==> build 52 <==
Design multicycle_arithmetic, start of the top module:
module multicycle_arithmetic(
    input clk, rst, start, 
    input [1:0] op, 
    input [7:0] a, b, 
    output reg done, 
    output reg [15:0] result
);
Settings: LEC_CHECK=0, ABC_AREA=1, CAP_MARGIN=20, CORE_MARGIN=2, CORE_UTILIZATION=65, CTS_CLUSTER_SIZE=89, HOLD_SLACK_MARGIN=0.29, SETUP_SLACK_MARGIN=-2.0, SLEW_MARGIN=20, TNS_END_PERCENT=35; clock period 30.0 ns.
run.sh (not shown) runs the stock make flow with config.mk's settings and CLKGATE_MAP_FILE=.
==> trial 77 (differences from build 52) <==
==> flow/config.mk (replaced) <==
export PLATFORM = sky130hd
export DESIGN_NAME = multicycle_arithmetic
export DESIGN_NICKNAME = multicycle_arithmetic
export VERILOG_FILES = /design/flow/design.v
export SDC_FILE = /design/flow/constraint.sdc
export NUM_CORES = 4
export LEC_CHECK = 0
export ABC_AREA = 1
export CAP_MARGIN = 40
export CORE_MARGIN = 2
export CORE_UTILIZATION = 68
export CTS_CLUSTER_DIAMETER = 238
export CTS_CLUSTER_SIZE = 38
export HOLD_SLACK_MARGIN = 0.29
export SETUP_SLACK_MARGIN = -2.0
export SLEW_MARGIN = 5
==> flow/constraint.sdc (replaced) <==
create_clock -name core_clock -period 26.8 [get_ports {clk}]
set_input_delay 5.3600 -clock core_clock [delete_from_list [all_inputs] [get_ports {clk}]]
set_output_delay 5.3600 -clock core_clock [all_outputs]
set_load 0.01 [all_outputs]
==> build 10 (differences from build 52) <==
--- a/flow/config.mk
+++ b/flow/config.mk
@@ -8,9 +8,8 @@
 export ABC_AREA = 1
 export CAP_MARGIN = 20
 export CORE_MARGIN = 2
-export CORE_UTILIZATION = 65
-export CTS_CLUSTER_SIZE = 89
-export HOLD_SLACK_MARGIN = 0.29
-export SETUP_SLACK_MARGIN = -2.0
-export SLEW_MARGIN = 20
-export TNS_END_PERCENT = 35
+export CORE_UTILIZATION = 26
+export CTS_CLUSTER_SIZE = 15
+export HOLD_SLACK_MARGIN = -0.08
+export SETUP_SLACK_MARGIN = -1.53
+export SLEW_MARGIN = 5
==> flow/constraint.sdc (replaced) <==
create_clock -name core_clock -period 35.0 [get_ports {clk}]
set_input_delay 7.0000 -clock core_clock [delete_from_list [all_inputs] [get_ports {clk}]]
set_output_delay 7.0000 -clock core_clock [all_outputs]
set_load 0.01 [all_outputs]
==> trial 85 (differences from build 52) <==
==> flow/config.mk (replaced) <==
export PLATFORM = sky130hd
export DESIGN_NAME = multicycle_arithmetic
export DESIGN_NICKNAME = multicycle_arithmetic
export VERILOG_FILES = /design/flow/design.v
export SDC_FILE = /design/flow/constraint.sdc
export NUM_CORES = 4
export LEC_CHECK = 0
export CAP_MARGIN = 20
export CORE_MARGIN = 2
export CORE_UTILIZATION = 58
export SLEW_MARGIN = 20
==> flow/constraint.sdc (replaced) <==
create_clock -name core_clock -period 19.1 [get_ports {clk}]
set_input_delay 3.8200 -clock core_clock [delete_from_list [all_inputs] [get_ports {clk}]]
set_output_delay 3.8200 -clock core_clock [all_outputs]
set_load 0.01 [all_outputs]
==> comparison <==
- Build 10 passed the timing, design-rule and antenna checks. Build 52 produced a layout that fails on setup timing. Trial 77 died in clock tree synthesis (4_1_cts). Trial 85 ended with an error in global routing (5_1_grt).
- Count of clock-buffer cells in the layout is the same in build 52 and build 10.
- Against build 52, the critical path depth of build 10 is lower by 9.
- Via count: build 52 is larger than build 10 (about 22%).
- Between build 52 and build 10, the lower cell count is in build 52 (gap 2.0%, measured against build 10).
- In build 10 the first-iteration DRC count is smaller than in build 52, by about 53%.
- In sequential cell count, build 10 and build 52 do not differ.
==> figures <==
	build 52	build 10	trial 77	trial 85
Highest layer used for signal routing	met4	met4	-	-
Worst clock skew	4.12 ps	6.62 ps	-	-
Share of Yosys cell area claimed by the top area cell type	20.9%	20.9%	20.9%	21.2%
Final std cell area, no fill	0.0125 sq mm	0.0106 sq mm	-	-
Clk root buf	sky130_fd_sc_hd__clkbuf_16	sky130_fd_sc_hd__clkbuf_16	-	sky130_fd_sc_hd__clkbuf_16
Adder and majority gate portion of the synthesized area	29.1%	29.1%	29.1%	29.6%
Non-clk bufs	332	92	-	-
Die Area	0.0152 sq mm	0.0371 sq mm	0.0145 sq mm	0.0167 sq mm
Arrival time of the worst setup path	31880 ps	33700 ps	-	-
Combinational gate area	0.00796 sq mm	0.00755 sq mm	-	-
Netlist area before placement	0.00924 sq mm	0.00924 sq mm	0.00924 sq mm	0.00909 sq mm
Run status	finished with violations	finished clean	did not finish	did not finish
Stage where the flow stopped	-	-	clock tree synthesis (4_1_cts)	global routing (5_1_grt)
Violated checks	setup timing	-	-	-
Startpoint of the tightest hold check path	state[3]	state[3]	-	-
Starting utilization of the core area	66.6%	26.2%	69.8%	59.6%

* * *

==> run a <==
Starting RTL as in the previous note.
clock: 23.5 ns
lec_check: 0
cap_margin: 20
core_margin: 2
core_utilization: 72
cts_cluster_diameter: 225
cts_cluster_size: 56
slew_margin: 20
==> inputs of run b, as changes to run a <==
Settings changed: CORE_UTILIZATION 72 to 15, CTS_CLUSTER_DIAMETER 225 to not set, CTS_CLUSTER_SIZE 56 to not set.
==> flow/constraint.sdc (replaced) <==
create_clock -name core_clock -period 35.7 [get_ports {clk}]
set_input_delay 7.1400 -clock core_clock [delete_from_list [all_inputs] [get_ports {clk}]]
set_output_delay 7.1400 -clock core_clock [all_outputs]
set_load 0.01 [all_outputs]
==> comparison table <==
Post-synth EDFFs: run b 0; run a 0
Status: run b timing/DRC/antenna clean; run a stopped before the end
Last stage reached: run b -; run a detailed placement
Area share of the largest cell type after synthesis: run b 0.2119; run a 0.2119
Warnings from Yosys: run b 1; run a 1
Fraction of the core area occupied by cells at floorplan: run b 0.1512; run a 0.7295
Cell Rows: run b 90; run a 41
Core Footprint: run b 60130 um2; run a 12470 um2
Yosys top cell by area: run b sky130_fd_sc_hd__ha_1; run a sky130_fd_sc_hd__ha_1
Count of buffers from port buffering: run b 37; run a 37
Netlist area before placement: run b 9094 um2; run a 9094 um2
Share of flip-flops with an asynchronous set or reset: run b 1.000; run a 1.000
Number of standard cells after synthesis: run b 1181; run a 1181
Chip Area: run b 62610 um2; run a 13550 um2
Die span in y: run b 250.2 um; run a 116.4 um
Simple-Gate Fraction of Synth Area: run b 0.2178; run a 0.2178
Final GP Congestion: run b 0.8453; run a 0.9736
Die boundary width: run b 250.2 um; run a 116.4 um
Cells in synth_stat.txt: run b 1181; run a 1181

* * *

==> willow: inputs <==
==> flow/design.v <==
module multicycle_arithmetic(
    input clk, rst, start, 
    input [1:0] op, 
    input [7:0] a, b, 
    output reg done, 
    output reg [15:0] result
);
    reg [2:0] state;
    parameter IDLE = 3'b000, LOAD = 3'b001, ADD = 3'b010, SUB = 3'b011, 
              MUL = 3'b100, DIV = 3'b101, DONE = 3'b110;
    always @(posedge clk or posedge rst) begin
        if (rst) begin
            state <= IDLE;
            done <= 0;
            result <= 0;
        end else begin
            case (state)
                IDLE: begin
                    done <= 0;
                    if (start) state <= LOAD;
                end
                LOAD: begin
                    case (op)
                        2'b00: state <= ADD;
                        2'b01: state <= SUB;
                        2'b10: state <= MUL;
                        2'b11: state <= DIV;
                        default: state <= DONE;
                    endcase
                end
                ADD: begin
                    result <= a + b;
                    state <= DONE;
                end
                SUB: begin
                    result <= a - b;
                    state <= DONE;
                end
                MUL: begin
                    result <= a * b;
                    state <= DONE;
                end
                DIV: begin
                    result <= (b != 0) ? a / b : 16'hFFFF;  
                    state <= DONE;
                end
                DONE: begin
                    done <= 1;
                    state <= IDLE;
                end
                default: state <= IDLE;
            endcase
        end
    end
endmodule
==> flow/run.sh <==
#!/bin/bash
# the make line also repeats each setting of config.mk as NAME=value (left out here)
make -C /OpenROAD-flow-scripts/flow DESIGN_CONFIG=/design/flow/config.mk WORK_HOME=/design/flow/orfs CLKGATE_MAP_FILE= finish
==> flow/config.mk <==
export PLATFORM = sky130hd
export DESIGN_NAME = multicycle_arithmetic
export DESIGN_NICKNAME = multicycle_arithmetic
export VERILOG_FILES = /design/flow/design.v
export SDC_FILE = /design/flow/constraint.sdc
export NUM_CORES = 4
export LEC_CHECK = 0
export CAP_MARGIN = 25
export CELL_PAD_IN_SITES_DETAIL_PLACEMENT = 1
export CORE_ASPECT_RATIO = 0.64
export CORE_MARGIN = 4
export CORE_UTILIZATION = 69
export CTS_CLUSTER_DIAMETER = 51
export CTS_CLUSTER_SIZE = 78
export GPL_TIMING_DRIVEN = 1
export MAX_ROUTING_LAYER = met4
export PLACE_DENSITY_LB_ADDON = 0.11
export SLEW_MARGIN = 5
export TNS_END_PERCENT = 45
==> flow/constraint.sdc <==
create_clock -name core_clock -period 33.3 [get_ports {clk}]
set_input_delay 6.6600 -clock core_clock [delete_from_list [all_inputs] [get_ports {clk}]]
set_output_delay 6.6600 -clock core_clock [all_outputs]
set_load 0.01 [all_outputs]
==> harbor (differences from willow) <==
- ABC_AREA: default -> 1
- CAP_MARGIN: 25 -> 20
- CELL_PAD_IN_SITES_DETAIL_PLACEMENT: 1 -> default
- CORE_ASPECT_RATIO: 0.64 -> default
- CORE_MARGIN: 4 -> 2
- CORE_UTILIZATION: 69 -> 70
- CTS_CLUSTER_DIAMETER: 51 -> 218
- CTS_CLUSTER_SIZE: 78 -> 14
- GPL_TIMING_DRIVEN: 1 -> default
- MAX_ROUTING_LAYER: met4 -> default
- PLACE_DENSITY_LB_ADDON: 0.11 -> default
- SLEW_MARGIN: 5 -> 20
- TNS_END_PERCENT: 45 -> default
==> flow/constraint.sdc (replaced) <==
create_clock -name core_clock -period 29.9 [get_ports {clk}]
set_input_delay 5.9800 -clock core_clock [delete_from_list [all_inputs] [get_ports {clk}]]
set_output_delay 5.9800 -clock core_clock [all_outputs]
set_load 0.01 [all_outputs]
==> xenon (differences from willow) <==
- CAP_MARGIN: 25 -> 20
- CELL_PAD_IN_SITES_DETAIL_PLACEMENT: 1 -> default
- CORE_ASPECT_RATIO: 0.64 -> default
- CORE_MARGIN: 4 -> 2
- CORE_UTILIZATION: 69 -> 40
- CTS_CLUSTER_DIAMETER: 51 -> default
- CTS_CLUSTER_SIZE: 78 -> default
- GPL_TIMING_DRIVEN: 1 -> default
- MAX_ROUTING_LAYER: met4 -> default
- PLACE_DENSITY_LB_ADDON: 0.11 -> default
- SETUP_SLACK_MARGIN: default -> 5.0
- SLEW_MARGIN: 5 -> 20
- TNS_END_PERCENT: 45 -> default
==> flow/constraint.sdc (replaced) <==
create_clock -name core_clock -period 34.5 [get_ports {clk}]
set_input_delay 6.9000 -clock core_clock [delete_from_list [all_inputs] [get_ports {clk}]]
set_output_delay 6.9000 -clock core_clock [all_outputs]
set_load 0.01 [all_outputs]
==> flow_metrics.py <==
# Flow results
metrics = {
    "floorplanning": {
        "fp-utilization": 0.404,
        "fp.dieH_um": 155,
        "die_w_um": 155,
        "fp-row-count": 55,
        "dieArea_um2": 24000,
        "core_area_um2": 22500,
    },
    "yosys": {
        "top_logic_kind": "adder cells",
        "synth.most_common_cell": "ha_1",
        "xor_share": 0.0479,
        "simple_gate_area_frac": 0.218,
        "ys_seq_share": 0.0662,
        "synth_top_area_share": 0.212,
    },
    "placement": {
        "gp_congestion": 0.919,
    },
    "outcome": {
        "status": "timing/DRC/antenna clean",
    },
}
[end of results for xenon]
==> flow_metrics.py <==
# Generated from Yosys and OpenROAD reports
metrics = {
    "outcome": {
        "status": "stopped before the end",
        "haltStage": "3_5_place_dp",
        "stop_error": "[ERROR DPL-0033] detailed placement checks failed during check placement.",
    },
    "floorplanning": {
        "dieArea_um2": 15100,
        "fp-utilization": 0.708,
    },
    "yosys": {
        "top_logic_kind": "adder cells",
    },
}
[end of results for willow]
==> flow_metrics.py <==
# Generated from Yosys and OpenROAD reports
metrics = {
    "outcome": {
        "status": "stopped before the end",
        "haltStage": "4_1_cts",
        "stop_error": "[ERROR DPL-0033] detailed placement checks failed during check placement.",
    },
    "floorplanning": {
        "die_w_um": 119,
        "fp-row-count": 41,
        "dieArea_um2": 14100,
        "fp.dieH_um": 119,
    },
    "yosys": {
        "simple_gate_area_frac": 0.317,
        "synth.most_common_cell": "nand2_1",
    },
    "placement": {
        "gp_congestion": 0.970,
    },
}
[end of results for harbor]
